===== design/flow/constraint.sdc =====
create_clock -name core_clock -period 19.2 [get_ports {clk}]
set_input_delay 3.8400 -clock core_clock [delete_from_list [all_inputs] [get_ports {clk}]]
set_output_delay 3.8400 -clock core_clock [all_outputs]
set_load 0.01 [all_outputs]

===== design/flow/run.sh =====
#!/bin/bash
# the make line also repeats each setting of config.mk as NAME=value (left out here)
make -C /OpenROAD-flow-scripts/flow DESIGN_CONFIG=/design/flow/config.mk WORK_HOME=/design/flow/orfs CLKGATE_MAP_FILE= finish

===== design/flow/config.mk =====
export PLATFORM = sky130hd
export DESIGN_NAME = Cinema
export DESIGN_NICKNAME = Cinema
export VERILOG_FILES = /design/flow/design.v
export SDC_FILE = /design/flow/constraint.sdc
export NUM_CORES = 4
export LEC_CHECK = 0
export CAP_MARGIN = 20
export CORE_MARGIN = 2
export CORE_UTILIZATION = 17
export SLEW_MARGIN = 20

===== design/flow/design.v =====
module Cinema(input [17:0]SW, input clk, input rst, output reg [17:0]LEDR , input [3:0]KEY, output [7:0]HEX0,
			  output [7:0]HEX4, output [7:0]HEX5, output [7:0]HEX6, output [7:0]HEX7, output [7:0]HEX1, output [7:0]HEX2, output [7:0]HEX3);
integer filmeEscolhido;  
integer filme;  
integer horarioEscolhido;  
integer horario;  
integer assentoEscolhido;  
reg [17:0] assento11;  
reg [17:0] assento12;  
reg [17:0] assento21;  
reg [17:0] assento22;  
integer valorInserido;  
integer valor;  
integer pago;  
integer quantidadeDeIngresso;  
integer trocoFeito;  
integer troco;  
wire [7:0]F = 4'hF;  
wire [7:0]H = 4'hC;  
reg [7:0]dFilme;  
reg [7:0]dHorario;  
reg [7:0]display1;  
reg [7:0]display2;  
reg [7:0]display3;  
reg [7:0]display4;  
integer bouncing;  
integer bouncing2;  
integer i;  
integer pagoAgora;  
always@(posedge clk) begin
  if (rst) begin  
    filmeEscolhido <= 0; filme <= 0; horarioEscolhido <= 0; horario <= 0; assentoEscolhido <= 0;
    assento11 <= 0; assento12 <= 0; assento21 <= 0; assento22 <= 0;
    valorInserido <= 0; valor <= 0; pago <= 0; quantidadeDeIngresso <= 0; trocoFeito <= 0; troco <= 0;
    dFilme <= 0; dHorario <= 0; display1 <= 0; display2 <= 0; display3 <= 0; display4 <= 0;
    bouncing <= 0; LEDR <= 0;
  end else begin
    if(!filmeEscolhido && bouncing == 0) begin  
		troco = 0;
        if(KEY == 4'b1110) begin  
            filme = 1;  
            filmeEscolhido = 1;  
            dFilme = 4'h1;  
            bouncing = 1;  
        end
        if(KEY == 4'b1101) begin  
            filme = 2;  
            filmeEscolhido = 1;  
            dFilme = 4'h2;  
        end
    end
    if(!horarioEscolhido && filmeEscolhido == 1) begin  
        if(KEY == 4'b1011) begin  
            horario = 1;  
            horarioEscolhido = 1;  
            dHorario = 4'h1;  
            display1 = 4'h1;  
            display2 = 4'h4;  
            display3 = 4'h0;  
            display4 = 4'h0;  
        end
        if(KEY == 4'b0111) begin  
            horario = 2;  
            horarioEscolhido = 1;  
            dHorario = 4'h2;  
            display1 = 4'h1;  
            display2 = 4'h6;  
            display3 = 4'h0;  
            display4 = 4'h0;  
        end
    end
    quantidadeDeIngresso=0;  
    if(!assentoEscolhido && horarioEscolhido == 1) begin  
        LEDR = 18'b111111111111111111;  
        for (i = 0; i<18; i = i + 1) begin
            if(SW[i] == 1) quantidadeDeIngresso = quantidadeDeIngresso + 1;  
        end
        valor = quantidadeDeIngresso * 15;  
        if(KEY == 4'b0011) begin  
            assentoEscolhido <= 1;  
            if(filme == 1 && horario == 1) assento11 <= assento11 + SW;  
            if(filme == 1 && horario == 2) assento12 <= assento12 + SW;  
            if(filme == 2 && horario == 1) assento21 <= assento21 + SW;  
            if(filme == 2 && horario == 2) assento22 <= assento22 + SW;  
        end
    end
    if(filme == 1 && horario == 1)begin  
		LEDR = ~assento11;
		bouncing = 0;
	end
    if(filme == 1 && horario == 2)begin  
		LEDR = ~assento12;
		bouncing = 0;
    end
    if(filme == 2 && horario == 1)begin  
		LEDR = ~assento21;
	end
    if(filme == 2 && horario == 2)begin  
		LEDR = ~assento22;
	end
    pagoAgora = pago;
    if (!pago && assentoEscolhido == 1) begin  
        if(KEY == 4'b1110) begin  
            valorInserido = valorInserido + 5;
        end
        if(KEY == 4'b1101) begin  
            valorInserido = valorInserido + 10;
        end
        if(KEY == 4'b1011) begin  
            valorInserido = valorInserido + 20;
        end
        if(KEY == 4'b0111) begin  
            valorInserido = valorInserido + 50;
        end
        if(valor == valorInserido) begin  
			pagoAgora = 1;  
		end
		if (valor < valorInserido && !trocoFeito) begin  
			troco <= valorInserido - valor;  
			pago <= 1;  
			trocoFeito <= 1;  
		end
    end
    if(pagoAgora == 1) begin  
		filmeEscolhido <= 0;
		horarioEscolhido <= 0;
		horario <= 0;
		assentoEscolhido <= 0;
		valorInserido <= 0;
		valor <= 0;
		pago <= 0;
		quantidadeDeIngresso <= 0;
		trocoFeito <= 0;
		pago <= 0;
	end
end
end
reg [7:0] SevenSeg;  
	always @(*)  
	case(F)  
		4'h0: SevenSeg = 8'b11111100;
		4'h1: SevenSeg = 8'b01100000;
		4'h2: SevenSeg = 8'b11011010;
		4'h3: SevenSeg = 8'b11110010;
		4'h4: SevenSeg = 8'b01100110;
		4'h5: SevenSeg = 8'b10110110;
		4'h6: SevenSeg = 8'b10111110;
		4'h7: SevenSeg = 8'b11100000;
		4'h8: SevenSeg = 8'b11111110;
		4'h9: SevenSeg = 8'b11110110;
		4'hF: SevenSeg = 8'b10001110;
		default: SevenSeg = 8'b00000000;
	endcase
	assign {HEX7[0], HEX7[1], HEX7[2], HEX7[3], HEX7[4], HEX7[5], HEX7[6], HEX7[7]} = ~SevenSeg;
	reg [7:0] SevenSeg1;
	always @(*)  
	case(H)
		4'h0: SevenSeg1 = 8'b11111100;
		4'h1: SevenSeg1 = 8'b01100000;
		4'h2: SevenSeg1 = 8'b11011010;
		4'h3: SevenSeg1 = 8'b11110010;
		4'h4: SevenSeg1 = 8'b01100110;
		4'h5: SevenSeg1 = 8'b10110110;
		4'h6: SevenSeg1 = 8'b10111110;
		4'h7: SevenSeg1 = 8'b11100000;
		4'h8: SevenSeg1 = 8'b11111110;
		4'h9: SevenSeg1 = 8'b11110110;
		4'hC: SevenSeg1 = 8'b01101110;
		default: SevenSeg1 = 8'b00000000;
	endcase
	assign {HEX5[0], HEX5[1], HEX5[2], HEX5[3], HEX5[4], HEX5[5], HEX5[6], HEX5[7]} = ~SevenSeg1;
	reg [7:0] SevenSeg2;
	always @(*)  
	case(dFilme)
		4'h0: SevenSeg2 = 8'b11111100;
		4'h1: SevenSeg2 = 8'b01100000;
		4'h2: SevenSeg2 = 8'b11011010;
		4'h3: SevenSeg2 = 8'b11110010;
		4'h4: SevenSeg2 = 8'b01100110;
		4'h5: SevenSeg2 = 8'b10110110;
		4'h6: SevenSeg2 = 8'b10111110;
		4'h7: SevenSeg2 = 8'b11100000;
		4'h8: SevenSeg2 = 8'b11111110;
		4'h9: SevenSeg2 = 8'b11110110;
		4'hC: SevenSeg2 = 8'b01101110;
		default: SevenSeg2 = 8'b00000000;
	endcase
	assign {HEX6[0], HEX6[1], HEX6[2], HEX6[3], HEX6[4], HEX6[5], HEX6[6], HEX6[7]} = ~SevenSeg2;
	reg [7:0] SevenSeg3;
	always @(*)  
	case(dHorario)
		4'h0: SevenSeg3 = 8'b11111100;
		4'h1: SevenSeg3 = 8'b01100000;
		4'h2: SevenSeg3 = 8'b11011010;
		4'h3: SevenSeg3 = 8'b11110010;
		4'h4: SevenSeg3 = 8'b01100110;
		4'h5: SevenSeg3 = 8'b10110110;
		4'h6: SevenSeg3 = 8'b10111110;
		4'h7: SevenSeg3 = 8'b11100000;
		4'h8: SevenSeg3 = 8'b11111110;
		4'h9: SevenSeg3 = 8'b11110110;
		4'hC: SevenSeg3 = 8'b01101110;
		default: SevenSeg3 = 8'b00000000;
	endcase
	assign {HEX4[0], HEX4[1], HEX4[2], HEX4[3], HEX4[4], HEX4[5], HEX4[6], HEX4[7]} = ~SevenSeg3;
	reg [7:0] SevenSeg4;
	always @(*)  
	case(display1)
		4'h0: SevenSeg4 = 8'b11111100;
		4'h1: SevenSeg4 = 8'b01100000;
		4'h2: SevenSeg4 = 8'b11011010;
		4'h3: SevenSeg4 = 8'b11110010;
		4'h4: SevenSeg4 = 8'b01100110;
		4'h5: SevenSeg4 = 8'b10110110;
		4'h6: SevenSeg4 = 8'b10111110;
		4'h7: SevenSeg4 = 8'b11100000;
		4'h8: SevenSeg4 = 8'b11111110;
		4'h9: SevenSeg4 = 8'b11110110;
		4'hC: SevenSeg4 = 8'b01101110;
		default: SevenSeg4 = 8'b00000000;
	endcase
	assign {HEX3[0], HEX3[1], HEX3[2], HEX3[3], HEX3[4], HEX3[5], HEX3[6], HEX3[7]} = ~SevenSeg4;
	reg [7:0] SevenSeg5;
	always @(*)  
	case(display2)
		4'h0: SevenSeg5 = 8'b11111100;
		4'h1: SevenSeg5 = 8'b01100000;
		4'h2: SevenSeg5 = 8'b11011010;
		4'h3: SevenSeg5 = 8'b11110010;
		4'h4: SevenSeg5 = 8'b01100110;
		4'h5: SevenSeg5 = 8'b10110110;
		4'h6: SevenSeg5 = 8'b10111110;
		4'h7: SevenSeg5 = 8'b11100000;
		4'h8: SevenSeg5 = 8'b11111110;
		4'h9: SevenSeg5 = 8'b11110110;
		4'hC: SevenSeg5 = 8'b01101110;
		default: SevenSeg5 = 8'b00000000;
	endcase
	assign {HEX2[0], HEX2[1], HEX2[2], HEX2[3], HEX2[4], HEX2[5], HEX2[6], HEX2[7]} = ~SevenSeg5;
	reg [7:0] SevenSeg6;
	always @(*)  
	case(display3)
		4'h0: SevenSeg6 = 8'b11111100;
		4'h1: SevenSeg6 = 8'b01100000;
		4'h2: SevenSeg6 = 8'b11011010;
		4'h3: SevenSeg6 = 8'b11110010;
		4'h4: SevenSeg6 = 8'b01100110;
		4'h5: SevenSeg6 = 8'b10110110;
		4'h6: SevenSeg6 = 8'b10111110;
		4'h7: SevenSeg6 = 8'b11100000;
		4'h8: SevenSeg6 = 8'b11111110;
		4'h9: SevenSeg6 = 8'b11110110;
		4'hC: SevenSeg6 = 8'b01101110;
		default: SevenSeg6 = 8'b00000000;
	endcase
	assign {HEX1[0], HEX1[1], HEX1[2], HEX1[3], HEX1[4], HEX1[5], HEX1[6], HEX1[7]} = ~SevenSeg6;
	reg [7:0] SevenSeg7;
	always @(*)  
	case(display4)
		4'h0: SevenSeg7 = 8'b11111100;
		4'h1: SevenSeg7 = 8'b01100000;
		4'h2: SevenSeg7 = 8'b11011010;
		4'h3: SevenSeg7 = 8'b11110010;
		4'h4: SevenSeg7 = 8'b01100110;
		4'h5: SevenSeg7 = 8'b10110110;
		4'h6: SevenSeg7 = 8'b10111110;
		4'h7: SevenSeg7 = 8'b11100000;
		4'h8: SevenSeg7 = 8'b11111110;
		4'h9: SevenSeg7 = 8'b11110110;
		4'hC: SevenSeg7 = 8'b01101110;
		default: SevenSeg7 = 8'b00000000;
	endcase
	assign {HEX0[0], HEX0[1], HEX0[2], HEX0[3], HEX0[4], HEX0[5], HEX0[6], HEX0[7]} = ~SevenSeg7;
endmodule

==> run summary, run 1 <==
impl run done, here's what came out: Most Used Layer, Global Route met2, GP Congestion around 0.83, Final ANT Viol Nets 0, first-pass GRT wire length between 70000 and 80000 µm, largest net degree at the start of global routing approximately 100, Basic Gates by Area about a quarter, Post-Layout Cell Count approximately 3.8k, mapped cell area 17740 µm², Yosys warning count 1, Crit Path Category in2reg, yosys aoi share a little under a fifth, PortBufs 64, fin crit share 94.84%, Critical Path Stages between 70 and 80, Routed WL around 47000 µm, Min-Delay Startpoint assento22[9], Worst-Margin Slew ~0.98 ns, Post-DP HPWL between 30000 and 40000 µm, Cell Type Count around 95, comb area leader simple AND/OR/NAND/NOR gates, Final Core Density about a fifth, hold slack around 0.47 ns, Global Route Usage Sum under 10%, Max-slew headroom 34.26%, XOR/XNOR share of the synthesized area between 10% and 20%, Flops after synth 187, Max Fclk 54.92 MHz, post-synthesis sequential area ratio a little over a fifth, Via density 4.183, worst hold path endpoint assento22[9], path depth of the worst reg2reg path 23, H-tree depth 4, Reg clk slew, reported paths roughly 0.08 ns, unrepaired setup endpoints after global routing false, Synth top cell by count nand2_1, initial antenna violation count 10, Critical Path RT ~20 ns, status no timing/DRC/antenna violations, GR Layer Usage met2 13.51%, final worst path period need 18.21 ns, crit path from SW[0], Log Warnings 31, CP arrival 18.57 ns, DR pass1 iterations 7, Slowest-stage cell, CP clkdlybuf4s50_1, fraction of registers with async set/reset 0%, Vias 15.74k, area reported by Yosys stat about 18000 µm², mux share about 2.2%, # Cells Yosys around 2.3k, global route total overflow 0, cell taking the most area after synthesis dfxtp_1, Die Ht roughly 330 µm, Final Hold Violation Tally 0, CTS sink count about 190, Max-Cap Viols 0, FF-to-FF setup slack approximately 11 ns, Final Max Tran Viols 0, Cells after DPL ~3.7k, DR WL/cell 12.41 µm, Critical Path Sink trocoFeito[0], Hold WC Path Type reg2reg, most frequent cells after synthesis nand2_1, nor2_1, inv_1, number of enable flip-flop cells 0, Main synth FF type dfxtp_1, synthesis-to-finish area growth 16.70%, CP peak stage delay 0.53 ns, CP Launch Type input pin, clock buffer depth 2, Remaining DRCs 0, Worst Setup Slack, final around 0.99 ns, drt first-iter violations around 1.0k, Final Skew about 0.027 ns, Setup violations, final 0, grt met3 use approximately 2.3%, Post-Synthesis Cells 2301, CTS root buf clkbuf_16, Die Size ~110000 µm², vias in the first global route 14.82k, CTS Buf Count 17, Hold Path Depth 2, IO Count between 100 and 150, critical path buffer and inverter count 5, biggest area cells dfxtp_1, ha_1, xnor2_1, CTS tree yes, Critical Path Most Common Cell ha_1, post-synthesis area per instance around 7.7 µm², layout net count roughly 2.6k, Core ar. a little over 100000 µm², FF-to-FF Start valorInserido[4], Synth top area share 21.10%, crit end category flop, yosys adder share 15.68%, grt met1 use a little under an eighth, Pre-Place Util 17.14%, crit path max fanout 5, std cell rows ~120, CP top delay family adder cells, post-place setup slack -0.2415 ns, reg2reg end valorInserido[31], clk latency late pin ~0.48 ns, Die Width between 300 and 400 µm, diode count 0
[per-layer routing]
| metal | part of all wire [%] | vias to the layer above |
|---|---|---|
| met1 | 49 | 7299 |
| met4 | 2.0 | 20 |
| li1 | - | 8059 |
| met5 | 0.26 | - |
| met3 | 5.8 | 75 |
| met2 | 43 | 288 |
[stage by stage]
step           TNS (ns)  cell area [µm²]
4_1_cts               0            20550
5_1_grt               0            20710
2_1_floorplan         0            18040
6_report              0            20710
3_3_place_gp          0            19970
3_5_place_dp    -0.7146            19980
[area by class of cell]
cell class,instances,area (µm²)
Fill cell,11540,82790
Multi-Input combinational cell,1868,13010
Sequential cell,187,3745
Tap cell,1380,1727
Timing Repair Buffer,99,914.6
Inverter,197,739.5
Clock buffer,18,429.2
Clock inverter,14,142.6
[what timing repair did]
action	4_1_cts	5_1_grt
setup endpoints to repair	0	74
resized	0	29
buffers inserted	0	4
hold buffers	0	0
==> inputs of run 2 (changes only) <==
Settings changed: ABC_AREA set to 0, CAP_MARGIN 20 to 0, CELL_PAD_IN_SITES_GLOBAL_PLACEMENT set to 0, CORE_UTILIZATION 17 to 72, CTS_CLUSTER_DIAMETER set to 32, CTS_CLUSTER_SIZE set to 33, MAX_ROUTING_LAYER set to met5, PLACE_DENSITY set to 0.4, SETUP_SLACK_MARGIN set to 1.76, TNS_END_PERCENT set to 80.
Clock period 19.2 ns to 6.9 ns, I/O delays scaled along.
==> run 2 against run 1 <==
Net effect:
- the flow now stops in 5_1_grt
- synthesized area is the same
- die size shrank 76%
- synthesized cell count is the same
==> run summary, run 2 <==
run metrics: post-place setup slack -8.525 ns (-8.284 ns), CTS root buf clkbuf_16, Cell Type Count 95 (unchanged), clock buffer depth 2 (unchanged), Synth top cell by count nand2_1, Synth top area share 21.10% (unchanged), Placed Area 21680 µm² (+8.5%), Core ar. 24250 µm² (-77%), CTS sink count 187 (unchanged), Post-DP HPWL 43260 µm (+21%), Flops after synth 187 (unchanged), mux share 2.228% (unchanged), CTS Buf Count 17 (unchanged), number of enable flip-flop cells 0 (unchanged), post-synthesis sequential area ratio 21.10% (unchanged), IO Count 106 (unchanged), Pre-Place Util 73.17% (+56 points), Die Size 25910 µm² (-76%), post-synthesis area per instance 7.711 µm² (unchanged), First Err [ERROR GRT-0116] Global routing finished with congestion. Check the congestion regions in the DRC Viewer., comb area leader simple AND/OR/NAND/NOR gates, XOR/XNOR share of the synthesized area 10.75% (unchanged), Post-Synthesis Cells 2301 (unchanged), # Cells Yosys 2301 (unchanged), yosys aoi share 18.16% (unchanged), PortBufs 64 (unchanged), cell taking the most area after synthesis dfxtp_1, Main synth FF type dfxtp_1, Global Route Usage Sum 68.56%, GP Congestion 0.9420 (+13%), most frequent cells after synthesis nand2_1, nor2_1, inv_1, global route total overflow 4, H-tree depth 4 (unchanged), fraction of registers with async set/reset 0% (unchanged), mapped cell area 17740 µm² (unchanged), Die Width 161.0 µm (-51%), yosys adder share 15.68% (unchanged), Yosys warning count 1 (unchanged), Die Ht 161.0 µm (-51%), Fail Step 5_1_grt, std cell rows 57 (-52%), Hold-fix buffers, CTS 0 (unchanged), area reported by Yosys stat 17740 µm² (unchanged), biggest area cells dfxtp_1, ha_1, xnor2_1, status aborted with a tool error, Basic Gates by Area 24.00% (unchanged)
## run 2: per-layer routing
layer | global-route usage [%] | GRT overflow
met5 | 14.58 | 0
met2 | 92.92 | 0
met4 | 72.16 | 4
met3 | 45.48 | 0
met1 | 66.05 | 0
## run 2: timing repair
item / CTS
setup endpoints to repair: 119
setup buffers: 19
cloned: 1
gates resized: 69
pin swaps: 39
## run 2: stage by stage
stage,cells,hold slack [ns]
after floorplan,2381,0.4229
after global placement,3019,0.4350
after detailed placement,3019,0.4447
after CTS,3071,0.4758
==> inputs of run 3 (changes only) <==
Settings changed: ABC_AREA 0 to 1, CAP_MARGIN 0 to 20, CELL_PAD_IN_SITES_GLOBAL_PLACEMENT 0 to not set, CORE_UTILIZATION 72 to 69, CTS_CLUSTER_DIAMETER 32 to 230, CTS_CLUSTER_SIZE 33 to 24, MAX_ROUTING_LAYER met5 to not set, PLACE_DENSITY 0.4 to not set, PLACE_DENSITY_LB_ADDON set to 0.14, SETUP_SLACK_MARGIN 1.76 to not set, TNS_END_PERCENT 80 to not set.
Clock period 6.9 ns to 14.0 ns, I/O delays scaled along.
==> run 3 against run 2 <==
Net effect:
- the run again fails in 5_1_grt
- synthesized area shrank 2.7%
- die size grew 1.5%
- synthesized cell count grew 11%
==> run summary, run 3 <==
run metrics: comb area leader simple AND/OR/NAND/NOR gates, Flops after synth 187 (unchanged), Die Size 26310 µm² (+1.5%), Cell Type Count 58 (-39%), cell taking the most area after synthesis dfxtp_1, CTS Buf Count 17 (unchanged), Yosys warning count 1 (unchanged), GP Congestion 0.9678 (+2.7%), PortBufs 64 (unchanged), Synth top cell by count nand2_1, Fail Step 5_1_grt, yosys aoi share 14.46% (-3.7 points), XOR/XNOR share of the synthesized area 9.739% (-1.0 points), IO Count 106 (unchanged), clock buffer depth 2 (unchanged), post-synthesis sequential area ratio 21.68% (+0.58 points), most frequent cells after synthesis nand2_1, inv_1, nor2_1, biggest area cells dfxtp_1, ha_1, nand2_1, Post-DP HPWL 35840 µm (-17%), Synth top area share 21.68% (+0.58 points), post-synthesis area per instance 6.774 µm² (-12%), CTS sink count 187 (unchanged), Main synth FF type dfxtp_1, area reported by Yosys stat 17270 µm² (-2.7%), Pre-Place Util 70.58% (-2.6 points), Hold-fix buffers, CTS 0 (unchanged), fraction of registers with async set/reset 0% (unchanged), mux share 0% (-2.2 points), number of enable flip-flop cells 0 (unchanged), yosys adder share 15.94% (+0.26 points), # Cells Yosys 2549 (+11%), Core ar. 24460 µm² (+0.88%), H-tree depth 4 (unchanged), std cell rows 57 (unchanged), status aborted with a tool error, Die Ht 162.2 µm (+0.75%), Post-Synthesis Cells 2549 (+11%), Die Width 162.2 µm (+0.75%), CTS root buf clkbuf_16, mapped cell area 17270 µm² (-2.7%), Placed Area 19020 µm² (-12%), Basic Gates by Area 25.80% (+1.8 points)
## run 3: timing repair
action                                  CTS
gates cloned                              7
gates resized                            87
pin swaps                                47
buffers inserted                         98
endpoints found under the setup margin   74
## run 3: through the flow
| step | setup TNS, ns | instances | setup WS [ns] | hold WS, ns |
|---|---|---|---|---|
| after floorplan | 0 | 2629 | 0.009043 | 0.4246 |
| after global placement | -52.05 | 3016 | -0.8363 | 0.4339 |
| after detailed placement | -78.91 | 3016 | -1.208 | 0.4358 |
| after CTS | -1.231 | 3151 | -0.07245 | 0.4431 |
==> inputs of run 4 (changes only) <==
Settings changed: CAP_MARGIN 20 to 15, CORE_UTILIZATION 69 to 72, CTS_CLUSTER_DIAMETER 230 to 91, CTS_CLUSTER_SIZE 24 to 100, PLACE_DENSITY_LB_ADDON 0.14 to 0.08, SETUP_SLACK_MARGIN set to -0.8.
Clock period 14.0 ns to 13.7 ns, I/O delays scaled along.
==> run 4 against run 3 <==
Net effect:
- the run again fails in 5_1_grt
- synthesized cell count stayed put
- die size is 4.1% lower
- synthesized area stayed put
==> run summary, run 4 <==
run metrics: Die Width 158.9 µm (-2.1%), GP Congestion 0.9166 (-5.3%), IO Count 106 (unchanged), most frequent cells after synthesis nand2_1, inv_1, nor2_1, Die Ht 158.9 µm (-2.1%), Pre-Place Util 73.34% (+2.8 points), Die Size 25240 µm² (-4.1%), Post-DP HPWL 37950 µm (+5.9%), Hold-fix buffers, CTS 0 (unchanged), Global Route Usage Sum between 90% and 100%, PortBufs 64 (unchanged), biggest area cells dfxtp_1, ha_1, nand2_1, CTS root buf clkbuf_16, Yosys warning count 1 (unchanged), status aborted with a tool error, area reported by Yosys stat 17270 µm² (unchanged), Cell Type Count 58 (unchanged), Core ar. 23540 µm² (-3.8%), yosys aoi share 14.46% (unchanged), Main synth FF type dfxtp_1, XOR/XNOR share of the synthesized area 9.739% (unchanged), Basic Gates by Area 25.80% (unchanged), yosys adder share 15.94% (unchanged), CTS Buf Count 17 (unchanged), H-tree depth 4 (unchanged), # Cells Yosys 2549 (unchanged), Fail Step 5_1_grt, First Err [ERROR GRT-0232] Routing congestion too high. Check the congestion heatmap in the GUI., post-synthesis sequential area ratio 21.68% (unchanged), Flops after synth 187 (unchanged), Synth top area share 21.68% (unchanged), std cell rows 56 (-1.8%), comb area leader simple AND/OR/NAND/NOR gates, global route total overflow roughly 1.1k, post-synthesis area per instance 6.774 µm² (unchanged), fraction of registers with async set/reset 0% (unchanged), mux share 0% (unchanged), Post-Synthesis Cells 2549 (unchanged), mapped cell area 17270 µm² (unchanged), clock buffer depth 2 (unchanged), number of enable flip-flop cells 0 (unchanged), post-place setup slack -2.231 ns (-1.022 ns), Synth top cell by count nand2_1, cell taking the most area after synthesis dfxtp_1, CTS sink count 187 (unchanged)
==> run 4: metal layers <==
metal,global-route usage (%),overflow
met1,86.34,13
met2,113.7,839
met3,72.36,5
met4,102.6,267
met5,29.05,5
==> run 4: repair_timing <==
action                     4_1_cts
setup endpoints to repair       74
setup buffers                  105
pin swaps                       45
gates resized                   94
gates cloned                     2
==> run 4: per-stage QoR <==
stage / hold slack (ns) / setup TNS (ns) / util [%] / instances / area [µm²]
after detailed placement: 0.4353 / -159.02 / 80.88 / 3023 / 19040
after floorplan: 0.4246 / -50.04 / - / 2629 / 17720
after CTS: 0.4473 / -54.51 / 88.50 / 3159 / 20840
after global placement: 0.4323 / -116.43 / 80.88 / 3023 / 19040
==> inputs of run 5 (changes only) <==
Settings changed: ABC_AREA 1 to 0, CAP_MARGIN 15 to 0, CELL_PAD_IN_SITES_GLOBAL_PLACEMENT set to 3, CORE_ASPECT_RATIO set to 1.31, CORE_UTILIZATION 72 to 26, CTS_CLUSTER_DIAMETER 91 to 134, CTS_CLUSTER_SIZE 100 to not set, GPL_ROUTABILITY_DRIVEN set to 0, HOLD_SLACK_MARGIN set to 0.03, MAX_ROUTING_LAYER set to met4, MIN_ROUTING_LAYER set to met2, PLACE_DENSITY_LB_ADDON 0.08 to not set, SETUP_SLACK_MARGIN -0.8 to not set, TNS_END_PERCENT set to 40.
Clock period 13.7 ns to 13.6 ns, I/O delays scaled along.
==> run 5 against run 4 <==
Net effect:
- die size went up to 2.8 times the previous value
- synthesized cell count is 9.7% lower
- the layout now fails its checks (negative setup slack)
- synthesized area is 2.8% higher
==> run summary, run 5 <==
impl run done, here's what came out: status finished with violations, SO Viols negative setup slack, mapped cell area 17740 µm² (+2.8%), Remaining DRCs 0, Final Max Tran Viols 0, Main synth FF type dfxtp_1, path depth of the worst reg2reg path 24, yosys adder share 15.68% (-0.26 points), hold slack roughly 0.44 ns, Post-DP HPWL 48230 µm (+27%), Final Hold Violation Tally 0, global route total overflow 0, final worst path period need about 15 ns, Slowest-stage cell, CP fa_1, IO Count 106 (unchanged), Final ANT Viol Nets 0, Pre-Place Util 26.28% (-47 points), CP peak stage delay 0.54 ns, fraction of registers with async set/reset 0% (unchanged), clk latency late pin 0.50 ns, fin crit share 113.5%, Flops after synth 187 (unchanged), first-pass GRT wire length 96560 µm, layout net count ~2.8k, reg2reg end valorInserido[18], FF-to-FF setup slack 4.75 ns, CTS root buf clkbuf_16, DR WL/cell 19.04 µm, Critical Path Most Common Cell ha_4, Final Skew approximately 0.015 ns, Routed WL between 60000 and 70000 µm, Die Size 70370 µm² (+180%), Worst-Margin Slew between 1 and 1.5 ns, Gate Area between 10000 and 15000 µm², Die Ht 303.0 µm (+91%), yosys aoi share 18.16% (+3.7 points), register area between 3000 and 4000 µm², Yosys warning count 1 (unchanged), fillers ~7.3k, Critical Path Stages 73, Critical Path Sink trocoFeito[0], Crit Path Category in2reg, Basic Gates by Area 24.00% (-1.8 points), Setup violations, final roughly 74, DR pass1 iterations 11, Critical Path RT about 14 ns, vias in the first global route about 25k, Log Warnings 33, CTS tree yes, post-synthesis area per instance 7.711 µm² (+14%), Worst Setup Slack, final -1.831 ns, largest net degree at the start of global routing roughly 59, Reg clk slew, reported paths about 0.070 ns, Hold WC Path Type reg2reg, Placed Area 20890 µm² (+9.7%), Final Core Density 32.82%, CP Launch Type input pin, number of enable flip-flop cells 0 (unchanged), Cell Type Count 95 (+64%), comb area leader simple AND/OR/NAND/NOR gates, Max Fclk around 65 MHz, mux share 2.228% (+2.2 points), crit path max fanout 3, crit end category flop, cell taking the most area after synthesis dfxtp_1, Hold Path Depth 2, CTS sink count 187 (unchanged), drt first-iter violations between 2k and 3k, Post-Synthesis Cells 2301 (-9.7%), Finished Cell Area between 20000 and 25000 µm², XOR/XNOR share of the synthesized area 10.75% (+1.0 points), Max-slew headroom a little under a third, H-tree depth 4 (unchanged), area reported by Yosys stat 17740 µm² (+2.8%), Core ar. 67510 µm² (+190%), critical path buffer and inverter count 7, CP arrival about 16 ns, synthesis-to-finish area growth 24.88%, # Cells Yosys 2301 (-9.7%), crit path from SW[1], FF-to-FF Start valorInserido[0], Hold-fix buffers, CTS 0 (unchanged), initial antenna violation count 0, most frequent cells after synthesis nand2_1, nor2_1, inv_1, Die Width 232.2 µm (+46%), worst hold path endpoint SevenSeg3[4], std cell rows 109 (+95%), clock buffer depth 2 (unchanged), post-place setup slack -3.142 ns (-0.9117 ns), Max-Cap Viols 0, Global Route Usage Sum between 20% and 30%, Synth top cell by count nand2_1, biggest area cells dfxtp_1, ha_1, xnor2_1, Vias 23.31k, CTS Buf Count 17 (unchanged), Synth top area share 21.10% (-0.58 points), PortBufs 64 (unchanged), CP top delay family adder cells, Min-Delay Startpoint display2[1], post-synthesis sequential area ratio 21.10% (-0.58 points), unrepaired setup endpoints after global routing true, Via density a little under 7
-- run 5: through the flow --
step | TNS, ns | std cells
after global routing | -161.58 | 3447
after detailed placement | -211.43 | 3382
after global placement | -201.95 | 3382
after floorplan | -139.27 | 2381
after CTS | -118.15 | 3434
final | -122.45 | 3449
-- run 5: layer usage --
metal | vias to the layer above | routed length (µm) | track usage, %
met4 | 0 | 3963 | 4.197
met3 | 389 | 23060 | 32.79
met5 | - | 0 | -
met1 | 8427 | 0 | -
li1 | 8351 | - | -
met2 | 6144 | 38640 | 37.45
-- run 5: final cells by class --
type / count / share of cell area [%]
diodes: 2 / 0.02259
clock buffers: 22 / 2.095
clock inverters: 10 / 0.5252
inverters: 197 / 3.354
multi-input cells: 1869 / 61.23
flip-flops and latches: 187 / 16.90
well taps: 888 / 5.014
repair buffers: 274 / 10.86
-- run 5: repair_timing --
action / in CTS / in global routing
setup endpoints to repair: 74 / 74
buffers inserted: 17 / 12
resized: 47 / 38
gates cloned: 3 / 3
pin swaps: 41 / 53
==> inputs of run 6 (changes only) <==
Settings changed: CELL_PAD_IN_SITES_GLOBAL_PLACEMENT 3 to 0, CORE_ASPECT_RATIO 1.31 to not set, CORE_UTILIZATION 26 to 66, CTS_CLUSTER_DIAMETER 134 to 135, GPL_ROUTABILITY_DRIVEN 0 to not set, HOLD_SLACK_MARGIN 0.03 to not set, MAX_ROUTING_LAYER met4 to met5, MIN_ROUTING_LAYER met2 to not set, TNS_END_PERCENT 40 to 80.
Clock period 13.6 ns to 13.8 ns, I/O delays scaled along.
==> run 6 against run 5 <==
Net effect:
- still fails the layout checks on negative setup slack
- critical endpoint unchanged
- highest routed layer unchanged
- cell count decreased by 16%
- register-to-register slack better by 1.2 ns
- global-route usage rose by 5.5 points
- critical path depth up 1
- via count is 25% lower
- synthesized area is the same
- design area decreased by 3.2%
- count of clock-buffer cells in the layout shrank 3
- clock skew is 0.0042 ns higher
==> run summary, run 6 <==
impl run done, here's what came out: drt first-iter violations 1481 (-49%), Final Skew 0.01891 ns (+0.004171 ns), diode count 0 (-2), worst hold path endpoint SevenSeg5[5], clk latency late pin 0.45 ns (-0.05 ns), number of enable flip-flop cells 0 (unchanged), CP top delay family adder cells, Remaining DRCs 0 (unchanged), Critical Path Most Common Cell ha_4, Max-Cap Viols 0 (unchanged), DR pass1 iterations 7 (-4), initial antenna violation count 0 (unchanged), Worst Setup Slack, final -1.940 ns (-0.1081 ns), Critical Path Sink trocoFeito[0], mux share 2.228% (unchanged), Global Route Usage Sum 34.39% (+5.5 points), Main synth FF type dfxtp_1, CTS root buf clkbuf_16, CTS tree yes, Log Warnings 34 (+3.0%), # Cells Yosys 2301 (unchanged), Slowest-stage cell, CP fa_1, fin crit share 114.1% (+0.59 points), first-pass GRT wire length 80210 µm (-17%), Synth top cell by count nand2_1, crit path max fanout 3 (unchanged), Basic Gates by Area 24.00% (unchanged), std cell rows 60 (-45%), Hold WC Path Type reg2reg, PortBufs 64 (unchanged), Critical Path RT 14.15 ns (+0.16 ns), Setup violations, final 74 (unchanged), FF-to-FF Start valorInserido[4], Vias 17.43k (-25%), status finished with violations, Final Core Density 80.46% (+48 points), yosys aoi share 18.16% (unchanged), CP Launch Type input pin, SO Viols negative setup slack, Max Fclk about 64 MHz, CP arrival 16.09 ns (+0.27 ns), CTS sink count 187 (unchanged), Placed Area 19940 µm² (-4.6%), Hold-fix buffers, CTS 0 (unchanged), Pre-Place Util 66.58% (+40 points), path depth of the worst reg2reg path 24 (unchanged), largest net degree at the start of global routing 81 (+37%), Worst-Margin Slew 1.113 ns (+0.06728 ns), post-place setup slack -2.964 ns (+0.1783 ns), Die Size 28210 µm² (-60%), hold slack 0.4711 ns (+0.02641 ns), synthesis-to-finish area growth 20.86%, Max-slew headroom 25.52% (-4.6 points), Flops after synth 187 (unchanged), Synth top area share 21.10% (unchanged), Post-Synthesis Cells 2301 (unchanged), Min-Delay Startpoint display2[2], comb area leader simple AND/OR/NAND/NOR gates, Via density 6.044 (-11%), Die Ht 168.0 µm (-45%), Cells after DPL 2799 (-17%), Final Hold Violation Tally 0 (unchanged), Yosys warning count 1 (unchanged), Final Max Tran Viols 0 (unchanged), IO Count 106 (unchanged), DR WL/cell 17.68 µm (-7.1%), Core ar. 26650 µm² (-61%), reg2reg end valorInserido[31], FF-to-FF setup slack 5.93 ns (+1.18 ns), post-synthesis sequential area ratio 21.10% (unchanged), area reported by Yosys stat 17740 µm² (unchanged), yosys adder share 15.68% (unchanged), fraction of registers with async set/reset 0% (unchanged), Setup TNS -118.13 ns (+4.328 ns), critical path buffer and inverter count 13 (+6), Final ANT Viol Nets 0 (unchanged), XOR/XNOR share of the synthesized area 10.75% (unchanged), CTS Buf Count 17 (unchanged), Post-DP HPWL 36140 µm (-25%), Crit Path Category in2reg, unrepaired setup endpoints after global routing true, crit end category flop, Hold Path Depth 2 (unchanged), fillers 1876 (-74%), Post-Layout Cell Count 2884 (-16%), cell taking the most area after synthesis dfxtp_1, GP Congestion 0.9588, mapped cell area 17740 µm² (unchanged), layout net count 2753 (-0.58%), Die Width 168.0 µm (-28%), Cell Type Count 95 (unchanged), clock buffer depth 2 (unchanged), final worst path period need between 15 and 20 ns, Routed WL 50990 µm (-22%), vias in the first global route 16.81k (-33%), biggest area cells dfxtp_1, ha_1, xnor2_1, Reg clk slew, reported paths 0.09 ns (+0.02 ns), CP peak stage delay 0.53 ns (about the same), global route total overflow 0 (unchanged), H-tree depth 4 (unchanged), crit path from SW[1], post-synthesis area per instance 7.711 µm² (unchanged), Critical Path Stages 74 (+1.4%), most frequent cells after synthesis nand2_1, nor2_1, inv_1, Finished Cell Area 21440 µm² (-3.2%)
==> run 6: timing repair <==
item,4_1_cts,5_1_grt
cloned,3,5
setup buffers,35,12
resized,44,86
endpoints found under the setup margin,74,74
pin swaps,51,47
==> run 6: final cells by class <==
type / instances / area, µm² / area share [%]
Timing Repair Buffer: 258 / 2268 / 10.58
Tap cell: 341 / 426.7 / 1.990
Clock buffer: 19 / 442.9 / 2.065
Inverter: 197 / 743.2 / 3.466
Sequential cell: 187 / 3745 / 17.46
Clock inverter: 13 / 151.4 / 0.7060
Multi-Input combinational cell: 1869 / 13670 / 63.73
==> run 6: metal layers <==
metal	GRT usage (%)	wire length (µm)	up-vias
li1	-	-	8407
met2	62.72	25510	658
met5	0	0	-
met4	14.03	2160	0
met1	40.66	20230	8218
met3	4.678	3096	147
==> inputs of run 7 (changes only) <==
Settings changed: ABC_AREA 0 to not set, CAP_MARGIN 0 to 20, CELL_PAD_IN_SITES_GLOBAL_PLACEMENT 0 to not set, CORE_UTILIZATION 66 to 58, CTS_CLUSTER_DIAMETER 135 to not set, MAX_ROUTING_LAYER met5 to not set, TNS_END_PERCENT 80 to not set.
Clock period 13.8 ns to 10.7 ns, I/O delays scaled along.
==> run 7 against run 6 <==
Net effect:
- the layout still fails its checks (negative setup slack)
- synthesized cell count is the same
- register-to-register slack got worse by 2.9 ns
- count of clock-buffer cells in the layout is 1 lower
- synthesized area unchanged
- non-clock buffer count grew 10
- critical path depth down 1
- global-route usage down 4.9 points
- via count fell by 2.9%
- die size grew 13%
- highest routed layer unchanged
==> run summary, run 7 <==
impl run done, here's what came out: Post-DP HPWL 36380 µm (+0.67%), Hold-fix buffers, CTS 0 (unchanged), Yosys warning count 1 (unchanged), global route total overflow 0 (unchanged), Worst Setup Slack, final -3.793 ns (-1.854 ns), layout net count 2763 (+0.36%), Setup TNS -263.13 ns (-145.00 ns), drt first-iter violations 1133 (-23%), mapped cell area 17740 µm² (unchanged), CP arrival 14.84 ns (-1.25 ns), Die Width 178.9 µm (+6.5%), Flops after synth 187 (unchanged), Crit Path Category in2reg, post-synthesis sequential area ratio 21.10% (unchanged), Max-Cap Viols 0 (unchanged), Reg clk slew, reported paths 0.08 ns (about the same), Slowest-stage cell, CP fa_1, Critical Path Stages 73 (-1.4%), Core ar. 30350 µm² (+14%), Final Skew 0.01304 ns (-0.005871 ns), Final Core Density 70.76% (-9.7 points), Final ANT Viol Nets 0 (unchanged), clk latency late pin 0.46 ns (about the same), diode count 0 (unchanged), CTS tree yes, Log Warnings 34 (unchanged), Worst-Margin Slew 1.008 ns (-0.1053 ns), reg2reg end valorInserido[31], number of enable flip-flop cells 0 (unchanged), Die Size 32010 µm² (+13%), Max Fclk just under 70 MHz, Critical Path RT 11.05 ns (-3.10 ns), Die Ht 178.9 µm (+6.5%), Min-Delay Startpoint display2[1], GP Congestion 0.9496 (-0.96%), Via density 5.737 (-5.1%), Critical Path Most Common Cell ha_4, Routed WL 47980 µm (-5.9%), FF-to-FF Start valorInserido[0], Pre-Place Util 58.46% (-8.1 points), largest net degree at the start of global routing 84 (+3.7%), # Cells Yosys 2301 (unchanged), fillers 2532 (+35%), crit end category flop, Vias 16.92k (-2.9%), SO Viols negative setup slack, Final Hold Violation Tally 0 (unchanged), CP peak stage delay 0.52 ns (about the same), Post-Layout Cell Count 2949 (+2.3%), unrepaired setup endpoints after global routing true, post-synthesis area per instance 7.711 µm² (unchanged), vias in the first global route 16.12k (-4.1%), Critical Path Sink trocoFeito[0], CTS Buf Count 17 (unchanged), biggest area cells dfxtp_1, ha_1, xnor2_1, comb area leader simple AND/OR/NAND/NOR gates, worst hold path endpoint SevenSeg3[4], status finished with violations, yosys adder share 15.68% (unchanged), Basic Gates by Area 24.00% (unchanged), Cell Type Count 95 (unchanged), Remaining DRCs 0 (unchanged), CP top delay family adder cells, Post-Synthesis Cells 2301 (unchanged), std cell rows 64 (+6.7%), synthesis-to-finish area growth 21.03%, XOR/XNOR share of the synthesized area 10.75% (unchanged), CTS sink count 187 (unchanged), yosys aoi share 18.16% (unchanged), hold slack 0.4698 ns (-0.001247 ns), Synth top cell by count nand2_1, first-pass GRT wire length 76470 µm (-4.7%), crit path from SW[1], initial antenna violation count 0 (unchanged), area reported by Yosys stat 17740 µm² (unchanged), Hold Path Depth 2 (unchanged), fraction of registers with async set/reset 0% (unchanged), fin crit share 135.5% (+21 points), mux share 2.228% (unchanged), Hold WC Path Type reg2reg, clock buffer depth 2 (unchanged), Main synth FF type dfxtp_1, H-tree depth 4 (unchanged), PortBufs 64 (unchanged), Max-slew headroom 32.66% (+7.1 points), DR WL/cell 16.27 µm (-8.0%), path depth of the worst reg2reg path 25 (+4.2%), most frequent cells after synthesis nand2_1, nor2_1, inv_1, crit path max fanout 3 (unchanged), final worst path period need ~14 ns, IO Count 106 (unchanged), critical path buffer and inverter count 6 (-7), Synth top area share 21.10% (unchanged), Cells after DPL 2889 (+3.2%), CTS root buf clkbuf_16, cell taking the most area after synthesis dfxtp_1, Setup violations, final 74 (unchanged), Global Route Usage Sum 29.52% (-4.9 points), FF-to-FF setup slack 3.05 ns (-2.88 ns), CP Launch Type input pin, Final Max Tran Viols 0 (unchanged), DR pass1 iterations 7 (unchanged)
run 7: cell type report:
type	instances	area, µm²	area share [%]
multi-input cells	1869	13560	63.17
flip-flops and latches	187	3745	17.44
repair buffers	268	2322	10.81
inverters	197	743.2	3.461
well taps	396	495.5	2.307
clock buffers	18	439.2	2.045
clock inverters	14	165.2	0.7691
run 7: stage by stage:
step	setup WS (ns)	area [µm²]
3_3_place_gp	-5.056	20280
6_report	-3.793	21470
5_1_grt	-4.351	21470
3_5_place_dp	-5.276	20280
2_1_floorplan	-4.537	18460
4_1_cts	-4.032	21300
run 7: layer usage:
layer  share of wire, %  global-route usage (%)  vias up
met2                 49                   52.84      390
li1                   -                       -     8444
met1                 43                   35.30     7992
met3                4.2                   4.114       91
met4                3.7                   12.23        0
met5                  0                       0        -
run 7: what timing repair did:
item | in CTS | in global routing
hold endpoints to repair | 0 | 0
setup endpoints to repair | 74 | 74
setup buffers | 17 | 7
gates cloned | 4 | 1
gates resized | 65 | 22
pin swaps | 51 | 32
==> inputs of run 8 (changes only) <==
Settings changed: ABC_AREA set to 1, CORE_UTILIZATION 58 to 61, CTS_CLUSTER_DIAMETER set to 324, CTS_CLUSTER_SIZE set to 98, TNS_END_PERCENT set to 10.
Clock period 10.7 ns to 10.5 ns, I/O delays scaled along.
==> run 8 against run 7 <==
Net effect:
- still fails the layout checks on negative setup slack
- via count increased by 11%
- non-clock buffer count increased by 78
- synthesized area decreased by 2.7%
- cell count increased by 12%
==> run summary, run 8 <==
impl run done, here's what came out: status finished with violations, SO Viols negative setup slack, XOR/XNOR share of the synthesized area 9.739% (-1.0 points), CP top delay family buffers and inverters, Synth top area share 21.68% (+0.58 points), Cells after DPL 3114 (+7.8%), DR pass1 iterations 5 (-2), biggest area cells dfxtp_1, ha_1, nand2_1, largest net degree at the start of global routing 90 (+7.1%), Worst-Margin Slew 1.073 ns (+0.06498 ns), crit path max fanout 12 (+9), Final Core Density 80.66% (+9.9 points), Placed Area 19460 µm² (-4.0%), FF-to-FF setup slack 3.82 ns (+0.77 ns), Core ar. 27860 µm² (-8.2%), Slowest-stage cell, CP fa_1, hold slack 0.4494 ns (-0.02043 ns), Post-Synthesis Cells 2549 (+11%), Final Hold Violation Tally 0 (unchanged), Max-slew headroom 27.94% (-4.7 points), post-synthesis sequential area ratio 21.68% (+0.58 points), reg2reg end valorInserido[1], CP peak stage delay 0.52 ns (about the same), unrepaired setup endpoints after global routing true, crit end category flop, Setup violations, final 74 (unchanged), Finished Cell Area 22470 µm² (+4.6%), Critical Path Stages 94 (+29%), Hold Path Depth 2 (unchanged), GP Congestion 0.9425 (-0.75%), global route total overflow 0 (unchanged), Die Ht 172.2 µm (-3.7%), fraction of registers with async set/reset 0% (unchanged), synthesis-to-finish area growth 30.13%, Vias 18.84k (+11%), worst hold path endpoint valor[29], CTS tree yes, post-synthesis area per instance 6.774 µm² (-12%), Via density 5.721 (-0.27%), H-tree depth 4 (unchanged), mux share 0% (-2.2 points), Flops after synth 187 (unchanged), Final Skew 0.01991 ns (+0.006867 ns), Hold WC Path Type reg2reg, layout net count 3123 (+13%), most frequent cells after synthesis nand2_1, inv_1, nor2_1, CTS root buf clkbuf_16, Max Fclk 72.13 MHz, Critical Path RT 10.81 ns (-0.24 ns), first-pass GRT wire length 82790 µm (+8.3%), mapped cell area 17270 µm² (-2.7%), Min-Delay Startpoint valor[29], Die Size 29670 µm² (-7.3%), Routed WL 57780 µm (+20%), comb area leader simple AND/OR/NAND/NOR gates, CTS sink count 187 (unchanged), Synth top cell by count nand2_1, Yosys warning count 1 (unchanged), cell taking the most area after synthesis dfxtp_1, CTS Buf Count 17 (unchanged), drt first-iter violations 1576 (+39%), CP Launch Type input pin, fin crit share 132.0% (-3.4 points), IO Count 106 (unchanged), Hold-fix buffers, CTS 0 (unchanged), Reg clk slew, reported paths 0.07 ns (about the same), vias in the first global route 17.51k (+8.6%), Setup TNS -242.88 ns (+20.25 ns), post-place setup slack -3.818 ns (+1.458 ns), CP arrival 14.18 ns (-0.66 ns), Final Max Tran Viols 0 (unchanged), Main synth FF type dfxtp_1, Crit Path Category in2reg, std cell rows 61 (-4.7%), Final ANT Viol Nets 0 (unchanged), Global Route Usage Sum 34.73% (+5.2 points), DR WL/cell 17.55 µm (+7.9%), Max-Cap Viols 0 (unchanged), crit path from SW[1], Post-DP HPWL 35410 µm (-2.7%), path depth of the worst reg2reg path 36 (+44%), Critical Path Sink valorInserido[1], initial antenna violation count 2 (+2), number of enable flip-flop cells 0 (unchanged), FF-to-FF Start valorInserido[0], area reported by Yosys stat 17270 µm² (-2.7%), clock buffer depth 2 (unchanged), # Cells Yosys 2549 (+11%), Pre-Place Util 61.98% (+3.5 points), Critical Path Most Common Cell buf_4, final worst path period need approximately 14 ns, critical path buffer and inverter count 39 (+33), yosys aoi share 14.46% (-3.7 points), Worst Setup Slack, final -3.364 ns (+0.4293 ns), PortBufs 64 (unchanged), Basic Gates by Area 25.80% (+1.8 points), Post-Layout Cell Count 3293 (+12%), yosys adder share 15.94% (+0.26 points), Cell Type Count 58 (-39%), Log Warnings 34 (unchanged), clk latency late pin 0.45 ns (about the same), Remaining DRCs 0 (unchanged), Die Width 172.2 µm (-3.7%)
[run 8: repair_timing]
action | CTS | global route
gates cloned | 4 | 0
setup endpoints to repair | 74 | 74
endpoints found under the hold margin | 0 | 0
gates resized | 80 | 238
setup buffers | 118 | 26
pin swaps | 39 | 131
[run 8: area by class of cell]
class / instances / area (µm²)
multi-input combinational: 1924 / 13100
fill: 1812 / 5389
sequential: 187 / 3744
timing repair buffer: 346 / 2887
inverter: 422 / 1615
tap: 378 / 473.0
clock buffer: 19 / 442.9
clock inverter: 13 / 176.4
timing repair inverter: 2 / 27.53
antenna: 2 / 5.005
[run 8: per-layer routing]
metal  GRT usage (%)  wire length [µm]  vias up
li1                -                 -     8826
met1           39.51             21980     8781
met2           62.77             28340      906
met3           4.852              3464      326
met4           18.82              3991        0
met5               0                 0        -
==> inputs of run 9 (changes only) <==
Settings changed: CORE_UTILIZATION 61 to 70, CTS_CLUSTER_DIAMETER 324 to not set, CTS_CLUSTER_SIZE 98 to 72, TNS_END_PERCENT 10 to not set.
Clock period 10.5 ns to 11.6 ns, I/O delays scaled along.
==> run 9 against run 8 <==
Net effect:
- the flow now stops in 5_1_grt
- die size shrank 13%
- synthesized cell count did not move
- synthesized area stayed put
==> run summary, run 9 <==
run metrics: Main synth FF type dfxtp_1, CTS Buf Count 17 (unchanged), # Cells Yosys 2549 (unchanged), Yosys warning count 1 (unchanged), Basic Gates by Area 25.80% (unchanged), Core ar. 24250 µm² (-13%), post-place setup slack -3.105 ns (+0.7133 ns), Synth top area share 21.68% (unchanged), cell taking the most area after synthesis dfxtp_1, IO Count 106 (unchanged), yosys adder share 15.94% (unchanged), Cell Type Count 58 (unchanged), yosys aoi share 14.46% (unchanged), Die Ht 161.1 µm (-6.5%), H-tree depth 4 (unchanged), First Err [ERROR GRT-0232] Routing congestion too high. Check the congestion heatmap in the GUI., PortBufs 64 (unchanged), biggest area cells dfxtp_1, ha_1, nand2_1, Fail Step 5_1_grt, post-synthesis sequential area ratio 21.68% (unchanged), number of enable flip-flop cells 0 (unchanged), comb area leader simple AND/OR/NAND/NOR gates, Pre-Place Util 71.21% (+9.2 points), Die Size 25940 µm² (-13%), Post-DP HPWL 36100 µm (+1.9%), global route total overflow between 400 and 500, mapped cell area 17270 µm² (unchanged), XOR/XNOR share of the synthesized area 9.739% (unchanged), GP Congestion 0.9419 (about the same), status aborted with a tool error, Synth top cell by count nand2_1, post-synthesis area per instance 6.774 µm² (unchanged), fraction of registers with async set/reset 0% (unchanged), Post-Synthesis Cells 2549 (unchanged), CTS root buf clkbuf_16, Hold-fix buffers, CTS 0 (unchanged), std cell rows 57 (-6.6%), mux share 0% (unchanged), most frequent cells after synthesis nand2_1, inv_1, nor2_1, area reported by Yosys stat 17270 µm² (unchanged), clock buffer depth 2 (unchanged), Global Route Usage Sum between 80 and 90%, CTS sink count 187 (unchanged), Die Width 161.1 µm (-6.5%), Flops after synth 187 (unchanged)
-- run 9: timing repair --
item | in CTS
endpoints found under the setup margin | 74
resized | 147
gates cloned | 8
setup buffers | 91
pin swaps | 80
-- run 9: metal layers --
metal	track usage, %	overflow
met1	79.03	5
met2	101.7	309
met3	65.51	2
met4	91.40	141
met5	22.54	0
-- run 9: stage by stage --
| stage | setup TNS, ns | hold WS, ns | instance area [µm²] | std cells |
|---|---|---|---|---|
| floorplan | -121.92 | 0.4246 | 17860 | 2629 |
| global placement | -185.13 | 0.4336 | 19290 | 3048 |
| detailed placement | -217.60 | 0.4393 | 19300 | 3048 |
| CTS | -122.00 | 0.4492 | 21290 | 3174 |
==> inputs of run 10 (changes only) <==
Settings changed: ABC_AREA 1 to not set, CORE_UTILIZATION 70 to 23, CTS_CLUSTER_SIZE 72 to not set.
Clock period 11.6 ns to 28.9 ns, I/O delays scaled along.
==> run 10 against run 9 <==
Net effect:
- the run now finishes clean
- synthesized area increased by 2.8%
- die size increased to 3.1 times the previous value
- synthesized cell count decreased by 9.7%
==> run summary, run 10 <==
impl run done, here's what came out: Slowest-stage cell, CP clkdlybuf4s50_1, Basic Gates by Area 24.00% (-1.8 points), Critical Path RT about 29 ns, Remaining DRCs 0, clk latency late pin approximately 0.5 ns, synthesis-to-finish area growth 12.80%, unrepaired setup endpoints after global routing false, Final Skew ~0.03 ns, Critical Path Most Common Cell ha_1, worst hold path endpoint assento22[11], yosys aoi share 18.16% (+3.7 points), std cell rows 101 (+77%), number of enable flip-flop cells 0 (unchanged), fraction of registers with async set/reset 0% (unchanged), critical path buffer and inverter count 6, Hold Path Depth 2, Hold WC Path Type reg2reg, CTS sink count 187 (unchanged), IO Count 106 (unchanged), Critical Path Stages ~69, vias in the first global route 14.34k, Resized cells post-CTS 0 (-100%), Flops after synth 187 (unchanged), post-synthesis area per instance 7.711 µm² (+14%), Synth top area share 21.10% (-0.58 points), path depth of the worst reg2reg path 25, Post-Synthesis Cells 2301 (-9.7%), Cell Type Count 95 (+64%), Max Fclk 45.84 MHz, crit path from SW[1], XOR/XNOR share of the synthesized area 10.75% (+1.0 points), largest net degree at the start of global routing about 83, Vias between 15k and 20k, Routed WL ~45000 µm, postcts setup bufs 0 (-100%), Die Ht 281.8 µm (+75%), Die Size 79380 µm² (+210%), layout net count about 2.6k, Post-DP HPWL 34750 µm (-3.7%), Post-Layout Cell Count about 3.4k, status no timing/DRC/antenna violations, GP Congestion 0.8538 (-9.4%), final worst path period need around 22 ns, yosys adder share 15.68% (-0.26 points), comb area leader simple AND/OR/NAND/NOR gates, crit end category flop, most frequent cells after synthesis nand2_1, nor2_1, inv_1, CTS root buf clkbuf_16, DR pass1 iterations 5, CP Launch Type input pin, Die Width 281.8 µm (+75%), drt first-iter violations 980, FF-to-FF setup slack between 20 and 25 ns, Cells after DPL 3358 (+10%), fillers 8306, Via density approximately 4.6, biggest area cells dfxtp_1, ha_1, xnor2_1, CP arrival 22.23 ns, cell taking the most area after synthesis dfxtp_1, Main synth FF type dfxtp_1, Crit Path Category in2reg, # Cells Yosys 2301 (-9.7%), Final Hold Violation Tally 0, CP top delay family adder cells, fin crit share roughly 75%, Final ANT Viol Nets 0, H-tree depth 4 (unchanged), Core ar. 76200 µm² (+210%), Reg clk slew, reported paths roughly 0.090 ns, global route total overflow 0, reg2reg end valorInserido[31], CTS Buf Count 17 (unchanged), mapped cell area 17740 µm² (+2.8%), mux share 2.228% (+2.2 points), Setup TNS 0 ns, FF-to-FF Start valorInserido[4], crit path max fanout 36, Critical Path Sink valorInserido[31], Max-Cap Viols 0, CP peak stage delay roughly 0.65 ns, Yosys warning count 1 (unchanged), Worst-Margin Slew around 1.0 ns, Hold-fix buffers, CTS 0 (unchanged), first-pass GRT wire length 72900 µm, Max-slew headroom 32.92%, DR WL/cell around 13 µm, Synth top cell by count nand2_1, initial antenna violation count 9, clock buffer depth 2 (unchanged), CTS tree yes, Global Route Usage Sum between 10% and 20%, Final Max Tran Viols 0, Setup violations, final 0, Min-Delay Startpoint assento22[11], Log Warnings 29, post-synthesis sequential area ratio 21.10% (-0.58 points), area reported by Yosys stat 17740 µm² (+2.8%), Pre-Place Util 23.28% (-48 points), PortBufs 64 (unchanged)
[run 10: area by class of cell]
| cell class | count | area, µm² | share of cell area [%] |
|---|---|---|---|
| inverters | 197 | 739.5 | 3.695 |
| clock buffers | 18 | 429.2 | 2.144 |
| clock inverters | 14 | 171.4 | 0.8565 |
| well taps | 1030 | 1289 | 6.439 |
| repair buffers | 77 | 743.2 | 3.713 |
| diodes | 2 | 5.005 | 0.02501 |
| multi-input cells | 1868 | 12890 | 64.42 |
| flip-flops and latches | 187 | 3745 | 18.71 |
[run 10: routing by layer]
| metal | part of all wire [%] | GRT usage [%] |
|---|---|---|
| met5 | 0.17 | 0 |
| met4 | 2.4 | 3.873 |
| met3 | 4.4 | 2.494 |
| met2 | 47 | 18.69 |
| met1 | 46 | 14.50 |
[run 10: through the flow]
step	instance area, µm²	hold WS (ns)	utilization [%]	setup slack (ns)
after floorplan	18040	0.4229	-	8.992
after global placement	19390	0.4420	25.45	7.036
after detailed placement	19390	0.4478	25.45	6.671
final	20010	0.4739	26.26	7.085
after CTS	19990	0.4771	26.24	7.154
after global routing	20010	0.4790	26.26	5.721
==> inputs of run 11 (changes only) <==
Settings changed: CORE_UTILIZATION 23 to 61, SETUP_SLACK_MARGIN set to 3.93.
Clock period 28.9 ns to 14.4 ns, I/O delays scaled along.
==> run 11 against run 10 <==
Net effect:
- the layout now fails its checks (negative setup slack)
- hold slack got worse by 0.021 ns
- routed wire length up 9.3%
- core utilization is 48 points higher
- count of clock-buffer cells in the layout stayed put
- sequential cell count stayed put
==> run summary, run 11 <==
impl run done, here's what came out: area reported by Yosys stat 17740 µm² (unchanged), first-pass GRT wire length 78890 µm (+8.2%), post-place setup slack -2.500 ns (-9.171 ns), status finished with violations, Flops after synth 187 (unchanged), Max-Cap Viols 0 (unchanged), CTS sink count 187 (unchanged), PortBufs 64 (unchanged), Yosys warning count 1 (unchanged), Hold Path Depth 2 (unchanged), Remaining DRCs 0 (unchanged), Max Fclk approximately 64 MHz, mapped cell area 17740 µm² (unchanged), yosys adder share 15.68% (unchanged), Global Route Usage Sum 31.52% (+20 points), fin crit share 108.1% (+33 points), Reg clk slew, reported paths 0.08 ns (about the same), largest net degree at the start of global routing 78 (-6.0%), post-synthesis sequential area ratio 21.10% (unchanged), Post-Synthesis Cells 2301 (unchanged), synthesis-to-finish area growth 20.64%, initial antenna violation count 0 (-9), CP arrival 15.89 ns (-6.34 ns), Log Warnings 34 (+17%), unrepaired setup endpoints after global routing true, reg2reg end valorInserido[31], CTS tree yes, Max-slew headroom 26.02% (-6.9 points), Hold WC Path Type reg2reg, vias in the first global route 16.29k (+14%), IO Count 106 (unchanged), Synth top cell by count nand2_1, Basic Gates by Area 24.00% (unchanged), SO Viols negative setup slack, CTS root buf clkbuf_16, cell taking the most area after synthesis dfxtp_1, Main synth FF type dfxtp_1, Pre-Place Util 61.82% (+39 points), clk latency late pin 0.45 ns (-0.05 ns), CP Launch Type input pin, Final Skew 0.02186 ns (-0.007717 ns), number of enable flip-flop cells 0 (unchanged), FF-to-FF setup slack 6.48 ns (-14.22 ns), GP Congestion 0.9288 (+8.8%), mux share 2.228% (unchanged), most frequent cells after synthesis nand2_1, nor2_1, inv_1, CP peak stage delay 0.51 ns (-0.14 ns), Worst-Margin Slew 1.106 ns (+0.1019 ns), XOR/XNOR share of the synthesized area 10.75% (unchanged), Min-Delay Startpoint display2[1], Die Ht 174.6 µm (-38%), CTS Buf Count 17 (unchanged), Critical Path RT 14.73 ns (-14.58 ns), Core ar. 28700 µm² (-62%), critical path buffer and inverter count 5 (-1), path depth of the worst reg2reg path 23 (-8.0%), global route total overflow 0 (unchanged), Hold-fix buffers, CTS 0 (unchanged), FF-to-FF Start valorInserido[0], crit path max fanout 3 (-92%), DR pass1 iterations 7 (+2), Crit Path Category in2reg, post-synthesis area per instance 7.711 µm² (unchanged), DR WL/cell 16.92 µm (+28%), Final Max Tran Viols 0 (unchanged), Via density 5.841 (+26%), Routed WL 49060 µm (+9.3%), CP top delay family adder cells, yosys aoi share 18.16% (unchanged), diode count 0 (-2), Slowest-stage cell, CP fa_1, fraction of registers with async set/reset 0% (unchanged), worst hold path endpoint SevenSeg3[4], Setup TNS -69.05 ns (-69.05 ns), Critical Path Sink trocoFeito[0], Synth top area share 21.10% (unchanged), fillers 2273 (-73%), final worst path period need roughly 16 ns, Setup violations, final 74 (+74), Post-DP HPWL 35900 µm (+3.3%), layout net count 2725 (+6.0%), Worst Setup Slack, final -1.163 ns (-8.248 ns), clock buffer depth 2 (unchanged), Critical Path Most Common Cell ha_4, comb area leader simple AND/OR/NAND/NOR gates, biggest area cells dfxtp_1, ha_1, xnor2_1, crit path from SW[0], Final ANT Viol Nets 0 (unchanged), Final Core Density 74.58% (+48 points), H-tree depth 4 (unchanged), Die Width 174.6 µm (-38%), drt first-iter violations 1071 (+9.3%), Critical Path Stages 73 (+5.8%), # Cells Yosys 2301 (unchanged), Cell Type Count 95 (unchanged), std cell rows 62 (-39%), crit end category flop, Vias 16.93k (+8.0%), Die Size 30470 µm² (-62%), Final Hold Violation Tally 0 (unchanged)
[run 11: layout make-up]
class | count | area [µm²] | area share (%)
clock inverters | 14 | 215.2 | 1.005
multi-input cells | 1869 | 13700 | 64.01
inverters | 197 | 743.2 | 3.472
well taps | 384 | 480.5 | 2.245
flip-flops and latches | 187 | 3745 | 17.49
clock buffers | 18 | 429.2 | 2.005
repair buffers | 230 | 2092 | 9.773
[run 11: per-stage QoR]
step | hold WS (ns) | cell area (µm²) | cells
after floorplan | 0.4229 | 18460 | 2381
after global placement | 0.4313 | 19930 | 2832
after detailed placement | 0.4397 | 19930 | 2832
after CTS | 0.4523 | 20900 | 2883
after global routing | 0.4816 | 21410 | 2899
final | 0.4533 | 21410 | 2899
[run 11: repair_timing]
item | 4_1_cts | 5_1_grt
endpoints found under the hold margin | 0 | 0
pin swaps | 52 | 40
gates resized | 50 | 78
setup buffers | 17 | 8
endpoints found under the setup margin | 74 | 74
cloned | 2 | 7
[run 11: routing by layer]
layer	vias up	global-route usage (%)	wire length (µm)
li1	8349	-	-
met1	8012	39.61	20900
met2	462	54.76	23720
met3	111	3.018	2200
met4	0	14.24	2235
met5	-	0	0
